==> inputs of job 4384 <==
==> flow/design.v <==
`timescale 1ns / 1ps
module pipelined(
    input  wire              clk,
    input  wire              rst,
    input  wire              in_valid,
    output wire              in_ready,
    input  wire signed [15:0] a,
    input  wire signed [15:0] b,
    input  wire signed [15:0] c,
    input  wire signed [15:0] d,
    input  wire signed [15:0] e,
    output reg               out_valid,
    input  wire              out_ready,
    output reg signed [31:0]  y
);
    wire s3_ready_in;
    wire s2_ready_in;
    wire s1_ready_in;
    assign s3_ready_in = (~out_valid) || (out_valid && out_ready);
    assign s2_ready_in = (~s2_valid)  || (s2_valid  && s3_ready_in);
    assign s1_ready_in = (~s1_valid)  || (s1_valid  && s2_ready_in);
    assign in_ready = s1_ready_in;
    wire in_send = in_valid && in_ready;
    reg signed [31:0] s1_p1;
    reg signed [31:0] s1_p2;
    reg signed [15:0] s1_e;
    reg               s1_valid;
    always @(posedge clk) begin
        if (rst) begin
            s1_valid <= 1'b0;
            s1_p1    <= 32'sd0;
            s1_p2    <= 32'sd0;
            s1_e     <= 16'sd0;
        end else if (s1_ready_in) begin
            s1_valid <= in_send;
            if (in_send) begin
                s1_p1 <= $signed(a) * $signed(b);
                s1_p2 <= $signed(c) * $signed(d);
                s1_e  <= e;
            end
        end
    end
    reg signed [31:0] s2_s;
    reg signed [15:0] s2_e;
    reg               s2_valid;
    always @(posedge clk) begin
        if (rst) begin
            s2_valid <= 1'b0;
            s2_s     <= 32'sd0;
            s2_e     <= 16'sd0;
        end else if (s2_ready_in) begin
            s2_valid <= s1_valid;
            if (s1_valid) begin
                s2_s <= s1_p1 + s1_p2;
                s2_e <= s1_e;
            end
        end
    end
    always @(posedge clk) begin
        if (rst) begin
            out_valid <= 1'b0;
            y         <= 32'sd0;
        end else if (s3_ready_in) begin
            out_valid <= s2_valid;
            if (s2_valid) begin
                y <= s2_s + $signed(s2_e);
            end
        end
    end
endmodule
==> flow/run.sh <==
#!/bin/bash
# the make line also repeats each setting of config.mk as NAME=value (left out here)
make -C /OpenROAD-flow-scripts/flow DESIGN_CONFIG=/design/flow/config.mk WORK_HOME=/design/flow/orfs CLKGATE_MAP_FILE= finish
==> flow/config.mk <==
export PLATFORM = sky130hd
export DESIGN_NAME = pipelined
export DESIGN_NICKNAME = pipelined
export VERILOG_FILES = /design/flow/design.v
export SDC_FILE = /design/flow/constraint.sdc
export NUM_CORES = 4
export LEC_CHECK = 0
export CAP_MARGIN = 0
export CELL_PAD_IN_SITES_GLOBAL_PLACEMENT = 0
export CORE_ASPECT_RATIO = 0.74
export CORE_MARGIN = 2
export CORE_UTILIZATION = 52
export HOLD_SLACK_MARGIN = 0.18
export MAX_ROUTING_LAYER = met4
export PLACE_DENSITY_LB_ADDON = 0.25
export SETUP_SLACK_MARGIN = 0.91
export SLEW_MARGIN = 20
export TNS_END_PERCENT = 70
==> flow/constraint.sdc <==
create_clock -name core_clock -period 4.52 [get_ports {clk}]
set_input_delay 0.9040 -clock core_clock [delete_from_list [all_inputs] [get_ports {clk}]]
set_output_delay 0.9040 -clock core_clock [all_outputs]
set_load 0.01 [all_outputs]
==> job 5257: changes against job 4384 <==
Settings changed: CAP_MARGIN 0 to 20, CELL_PAD_IN_SITES_GLOBAL_PLACEMENT 0 to unset, CORE_ASPECT_RATIO 0.74 to unset, CORE_UTILIZATION 52 to 72, CTS_CLUSTER_SIZE set to 60, HOLD_SLACK_MARGIN 0.18 to unset, MAX_ROUTING_LAYER met4 to unset, PLACE_DENSITY set to 0.67, PLACE_DENSITY_LB_ADDON 0.25 to unset, SETUP_SLACK_MARGIN 0.91 to -0.1, TNS_END_PERCENT 70 to unset.
==> flow/constraint.sdc (replaced) <==
create_clock -name core_clock -period 6.23 [get_ports {clk}]
set_input_delay 1.2460 -clock core_clock [delete_from_list [all_inputs] [get_ports {clk}]]
set_output_delay 1.2460 -clock core_clock [all_outputs]
set_load 0.01 [all_outputs]
==> run_summary.xml <==
<?xml version="1.0" encoding="UTF-8"?>
<metrics>
  <group name="place">
    <metric name="post-place-ws" unit="ps">-2870</metric>
  </group>
  <group name="clock_network">
    <metric name="clkSlewWorstSetupHoldPaths" unit="ps">70</metric>
  </group>
  <group name="outcome">
    <metric name="status" unit="">finished with violations</metric>
    <metric name="failed_layout_checks" unit="">setup timing</metric>
  </group>
  <group name="routing">
    <metric name="wirelength" unit="um">75800</metric>
    <metric name="routed-via-count" unit="">23800</metric>
    <metric name="detail_route.wirelength.met1" unit="um">35200</metric>
  </group>
  <group name="run">
    <metric name="warning_count" unit="">29</metric>
  </group>
  <group name="global_route">
    <metric name="grt_overflow_total" unit="">0</metric>
    <metric name="globalRoute.busiestLayer" unit="">met2</metric>
  </group>
  <group name="timing">
    <metric name="setup_viol" unit="">51</metric>
    <metric name="final_worst_setup_slack" unit="ps">-1830</metric>
  </group>
  <group name="finish">
    <metric name="seqAreaFraction" unit="%">9.09</metric>
  </group>
  <group name="critical_path">
    <metric name="regToRegEndpoint" unit="">s2_s[26]</metric>
  </group>
</metrics>
That was job 4384.
==> run_summary.xml <==
<?xml version="1.0" encoding="UTF-8"?>
<metrics>
  <group name="synth">
    <metric name="synth_top_flop_cell" unit="">sky130_fd_sc_hd__dfxtp_1</metric>
    <metric name="syn-cell-area" unit="mm^2">0.0282</metric>
    <metric name="synth_adder_area_share" unit="%">47.4</metric>
    <metric name="synth.yosys.warnings" unit="">1</metric>
    <metric name="ys_ff" unit="">163</metric>
    <metric name="enable_flop_cells" unit="">0</metric>
  </group>
  <group name="outcome">
    <metric name="status" unit="">stopped before the end</metric>
    <metric name="haltStage" unit="">global routing</metric>
  </group>
  <group name="place">
    <metric name="post-place-ws" unit="ps">-1490</metric>
  </group>
  <group name="clock_network">
    <metric name="clock_path_buffers" unit="">2</metric>
  </group>
</metrics>
That was job 5257.
